Setup of v24:
Design mem_ram, start of the top module:
module mem_ram (input clk, wren, 
                input [3:0] d11,input [3:0] d12,input [3:0] d13,input [3:0] d14,input [3:0] d15,input [3:0] d16,input [3:0] d17,input [3:0]d18,
					 input [3:0] d21,input [3:0] d22,input [3:0] d23,input [3:0] d24,input [3:0] d25,input [3:0] d26,input [3:0] d27,input [3:0]d28,
					 input [3:0] d31,input [3:0] d32,input [3:0] d33,input [3:0] d34,input [3:0] d35,input [3:0] d36,input [3:0] d37,input [3:0]d38,
					 input [3:0] d41,input [3:0] d42,input [3:0] d43,input [3:0] d44,input [3:0] d45,input [3:0] d46,input [3:0] d47,input [3:0]d48,
					 input [3:0] r1,input [3:0] r2,
					 input [3:0] r3,input [3:0] r4,
					 output [11:0] w_sum11,
					 output [11:0] w_sum12,
					 output [11:0] w_sum13,
					 output [11:0] w_sum14,
					 output [11:0] w_sum15,
					 output [11:0] w_sum16,
					 output [11:0] w_sum17,
					 output [11:0] w_sum18
					 );
For scale: roughly 2,200 cells after synthesis, ~130 flip-flops, roughly 22,000 sq um of cells after synthesis.
Settings: LEC_CHECK=0, CAP_MARGIN=20, CORE_MARGIN=2, CORE_UTILIZATION=68, CTS_CLUSTER_SIZE=36, SLEW_MARGIN=30; clock period 6.89 ns.
run.sh (not shown) runs the stock make flow with config.mk's settings and CLKGATE_MAP_FILE=.
Ran to the end and failed final checks on negative setup slack: v24.
--- input diff v24..v55 ---
Settings: SLEW_MARGIN changed from 30 to 20; CORE_UTILIZATION changed from 68 to 66; CTS_CLUSTER_SIZE removed (was 36); the clock period (ns, I/O delays scaled along) changed from 6.89 to 6.6.
==> results <==
- v55 and v24: no clean run
- v55 finished every stage; the final checks, however, were not passed, the failures being negative setup slack.
- Critical path depth: v55 and v24 compared, lower one is v24
- Comparing v55 with v24, the sequential share of layout area came out essentially unchanged.
- v55 against v24: peak fanout along the critical path now sits higher, post-CTS repair timing setup buffer count now smaller.
- v24 → v55: design area shows an increase of 220 sq um; worst setup slack rose by 280 ps.
- Compared with v24, non-clock buffer count in v55 increased by a few percent.
- On combinational share of cell area: between v55 and v24, it ends up lower for v24.
- Diff v24 -> v55 | number of non-filler instances in the completed layout | increase of 50
Input-level comparison between v16 and v55:
Settings: changing CORE_UTILIZATION from 66 to 17; changing the clock period (ns, I/O delays scaled along) from 6.6 to 11.4.
--- outcome ---
v16 completed; timing, DRC and antenna clean
[v55] flow finished | final checks: failed | reasons: negative setup slack
v16 vs. v55: total negative slack for setup checks went up by 36,250 ps.
v16 vs. v55: placeable core region increased 95,000 sq um, weighted congestion at the end of routability-driven global placement decreased 0.094, final cell count increased about 32%, worst setup slack increased 1950 ps.
Edits applied to the flow inputs when going from v16 to v52:
Settings: swapping 17 for 61 in CORE_UTILIZATION; putting CTS_CLUSTER_SIZE at 74 where nothing was set; putting MAX_ROUTING_LAYER at met4 where nothing was set; swapping 11.4 for 5.35 in the clock period (ns, I/O delays scaled along).
[summary]
- Comparing v52 and v16, the one run not ending clean was v52.
- Proportion of cell area occupied by multi-input gates, v52 and v16: smaller value in v52
- Portion of the clock cycle consumed by the worst path in the final layout came out higher on v52 than on v16.
- Combinational gate count came out exactly the same in v52 and v16.
- Compared with v16, v52 shows worst setup slack lower by 2780 ps.
What v43 does differently from v52 at the input level:
Settings: swapping 61 for 65 in CORE_UTILIZATION.
### Flow results
Every stage of v43 finished as expected; the final checks, on the other hand, flagged negative setup slack, which means the layout fails. For the core utilization, v43 came in 6.4 points higher than v52 did. Total core area shrinks by a few percent when moving from v52 to v43. Routed length on met3 (v52 / v43): 0.35.

run 1:
Starting RTL as in the previous note.
==> flow/design.v (excerpt) <==
module mem_ram (input clk, wren, 
                input [3:0] d11,input [3:0] d12,input [3:0] d13,input [3:0] d14,input [3:0] d15,input [3:0] d16,input [3:0] d17,input [3:0]d18,
					 input [3:0] d21,input [3:0] d22,input [3:0] d23,input [3:0] d24,input [3:0] d25,input [3:0] d26,input [3:0] d27,input [3:0]d28,
					 input [3:0] d31,input [3:0] d32,input [3:0] d33,input [3:0] d34,input [3:0] d35,input [3:0] d36,input [3:0] d37,input [3:0]d38,
					 input [3:0] d41,input [3:0] d42,input [3:0] d43,input [3:0] d44,input [3:0] d45,input [3:0] d46,input [3:0] d47,input [3:0]d48,
					 input [3:0] r1,input [3:0] r2,
					 input [3:0] r3,input [3:0] r4,
					 output [11:0] w_sum11,
					 output [11:0] w_sum12,
					 output [11:0] w_sum13,
					 output [11:0] w_sum14,
					 output [11:0] w_sum15,
					 output [11:0] w_sum16,
					 output [11:0] w_sum17,
					 output [11:0] w_sum18
					 );
Settings: LEC_CHECK=0, CAP_MARGIN=30, CELL_PAD_IN_SITES_DETAIL_PLACEMENT=2, CELL_PAD_IN_SITES_GLOBAL_PLACEMENT=3, CORE_MARGIN=7, CORE_UTILIZATION=18, CTS_CLUSTER_SIZE=22, GPL_TIMING_DRIVEN=1, PLACE_DENSITY_LB_ADDON=0.09, SETUP_SLACK_MARGIN=0.31, SLEW_MARGIN=5, TNS_END_PERCENT=40; clock period 12.6 ns.
Changes in run 2 relative to run 1:
==> flow/config.mk <==
export PLATFORM = sky130hd
export DESIGN_NAME = mem_ram
export DESIGN_NICKNAME = mem_ram
export VERILOG_FILES = /design/flow/design.v
export SDC_FILE = /design/flow/constraint.sdc
export NUM_CORES = 4
export LEC_CHECK = 0
export CAP_MARGIN = 20
export CORE_MARGIN = 2
export CORE_UTILIZATION = 40
export SLEW_MARGIN = 20
==> flow/constraint.sdc <==
create_clock -name core_clock -period 9.71 [get_ports {clk}]
set_input_delay 1.9420 -clock core_clock [delete_from_list [all_inputs] [get_ports {clk}]]
set_output_delay 1.9420 -clock core_clock [all_outputs]
set_load 0.01 [all_outputs]
### Flow results
- In terms of number of CTS-inserted buffers, run 2 and run 1 differ only marginally.
- Going from run 1 to run 2, the global-route usage was found to have gone up by 7.6 points.
- Summary: with run 1 as the reference, routability congestion estimate from global placement in run 2 moved up by more than 10%.
- Relative to run 1, the final cell area reported for run 2 is lower.
- Of run 1 and run 2, run 2 shows the higher path length in cells of the critical path, with run 1 below it.
- Taking run 1 as the reference point, the routing usage on met2 of run 2 rises by 12 points.
- Summary of run 2 over run 1: adder and majority gate portion of the synthesized area has remained practically unchanged, horizontal die dimension has decreased, count of clock-buffer cells in the layout has decreased.
Edits applied to the flow inputs when going from run 2 to run 3:
--- a/flow/config.mk
+++ b/flow/config.mk
@@ -9,3 +9,5 @@
 export CORE_MARGIN = 2
 export CORE_UTILIZATION = 40
+export HOLD_SLACK_MARGIN = 0.2
+export MIN_ROUTING_LAYER = met2
 export SLEW_MARGIN = 20
==> flow/constraint.sdc <==
create_clock -name core_clock -period 10.0 [get_ports {clk}]
set_input_delay 2.0000 -clock core_clock [delete_from_list [all_inputs] [get_ports {clk}]]
set_output_delay 2.0000 -clock core_clock [all_outputs]
set_load 0.01 [all_outputs]
Results
- Run 3 against run 2: count of boundary I/O pins essentially unchanged; flop share of the area did not really move.
- Logic share of the area: run 3 vs run 2, no meaningful difference
- Taking run 2 as the reference point, the worst path buffer plus inverter count of run 3 falls by 2.
- Run 3 closes out successfully: all stages finished, all timing, DRC and antenna checks passed.
- Setup WNS run 2 -> run 3: better
For run 4, these inputs were changed with respect to run 3:
--- a/flow/config.mk
+++ b/flow/config.mk
@@ -6,8 +6,13 @@
 export NUM_CORES = 4
 export LEC_CHECK = 0
+export ABC_AREA = 1
 export CAP_MARGIN = 20
+export CELL_PAD_IN_SITES_GLOBAL_PLACEMENT = 2
+export CORE_ASPECT_RATIO = 0.5
 export CORE_MARGIN = 2
 export CORE_UTILIZATION = 40
-export HOLD_SLACK_MARGIN = 0.2
-export MIN_ROUTING_LAYER = met2
-export SLEW_MARGIN = 20
+export CTS_CLUSTER_DIAMETER = 329
+export CTS_CLUSTER_SIZE = 95
+export PLACE_DENSITY = 0.42
+export SLEW_MARGIN = 35
+export TNS_END_PERCENT = 25
### Flow results
First-pass GRT wire length in run 4 vs run 3: up 3.1%. Of the two values seen for origin of the worst setup path, r3[0] was produced by run 4 and r4[0] by run 3. Count of filler cells inserted in the layout (run 3 / run 4): 0.896. Run 3 → run 4: utilization went down; total inserted antenna cells went down; cell area went up.
Modified inputs, run 5 compared to run 4
==> flow/config.mk <==
export PLATFORM = sky130hd
export DESIGN_NAME = mem_ram
export DESIGN_NICKNAME = mem_ram
export VERILOG_FILES = /design/flow/design.v
export SDC_FILE = /design/flow/constraint.sdc
export NUM_CORES = 4
export LEC_CHECK = 0
export CAP_MARGIN = 20
export CORE_MARGIN = 2
export CORE_UTILIZATION = 40
export SLEW_MARGIN = 20
--- outcome ---
Diff run 5 and run 4: fraction of the mapped netlist area in simple logic gates higher in run 5
Compared with run 4, run 5 shows delay contributed by the slowest stage of the critical path lower by 0.07 ns.
Delta (run 5 minus run 4): smallest setup slack after layout went down; layout overhead on the synthesized area saw an increase; number of standard cells after synthesis fell by 494.

Starting RTL as in the previous note.
clock: 4.94 ns
lec_check: 0
abc_area: 1
cap_margin: 0
core_margin: 2
core_utilization: 72
cts_cluster_diameter: 372
cts_cluster_size: 72
gpl_routability_driven: 0
hold_slack_margin: 0.29
place_density_lb_addon: 0.06
setup_slack_margin: 0.43
slew_margin: 20
tns_end_percent: 60
The baseline ended with an error in clock tree synthesis (4_1_cts) (DPL-0033).
==> next run, changes <==
- CTS_CLUSTER_DIAMETER: 372 -> 183
- CTS_CLUSTER_SIZE: 72 -> 99
- GPL_ROUTABILITY_DRIVEN: 0 -> unset
- HOLD_SLACK_MARGIN: 0.29 -> unset
- PLACE_DENSITY: unset -> 0.39
- PLACE_DENSITY_LB_ADDON: 0.06 -> unset
- SETUP_SLACK_MARGIN: 0.43 -> unset
- TNS_END_PERCENT: 60 -> 15
- clock period: 4.94 -> 5.79 ns (I/O delays scaled with it)
Now the flow failed in global routing (5_1_grt) with GRT-0116.
Area after synthesis is unchanged.
Die size does not change.
Synthesized cell count does not change.
==> next run, changes <==
- ABC_AREA: 1 -> unset
- CORE_UTILIZATION: 72 -> 68
- CTS_CLUSTER_DIAMETER: 183 -> unset
- CTS_CLUSTER_SIZE: 99 -> unset
- HOLD_SLACK_MARGIN: unset -> -0.09
- PLACE_DENSITY: 0.39 -> unset
- TNS_END_PERCENT: 15 -> unset
- clock period: 5.79 -> 6.67 ns (I/O delays scaled with it)
This time the run completed, yet does not pass: negative setup slack.
Die size went up by about 2.3%.
Synthesized area went down by 3.4%.
Synthesized cell count went down by about 19%.
==> next run, changes <==
- CTS_CLUSTER_DIAMETER: unset -> 28
- CTS_CLUSTER_SIZE: unset -> 37
- SETUP_SLACK_MARGIN: unset -> 0.54
After rerunning: The changed run ran to the end with violations: negative setup slack; worst setup slack gets worse by 0.57 ns; routed wire length went up by 22%; utilization went up by 1.7 points; clock-buffer cell count is unchanged; final area went up by 1.8%.
==> next run, changes <==
- CAP_MARGIN: 0 -> 20
- CORE_UTILIZATION: 68 -> 57
- CTS_CLUSTER_DIAMETER: 28 -> unset
- CTS_CLUSTER_SIZE: 37 -> unset
- HOLD_SLACK_MARGIN: -0.09 -> unset
- SETUP_SLACK_MARGIN: 0.54 -> unset
- clock period: 6.67 -> 5.35 ns (I/O delays scaled with it)
The changed run completed, yet does not pass: negative setup slack.
Core utilization fell by 14 points.
Sequential share of layout area went down by 0.20 points.
Wire length drops by about 40%.
Cell area rose by 1.6%.
==> next run, changes <==
- CORE_UTILIZATION: 57 -> 60
- CTS_CLUSTER_SIZE: unset -> 70
- MAX_ROUTING_LAYER: unset -> met4
Effect:
- The changed run completed and failed the layout checks on negative setup slack
- flip-flop count is unchanged
- global-route usage went up by 4.9 points
- utilization is higher by 5.1 points
- clock-buffer cell count is unchanged
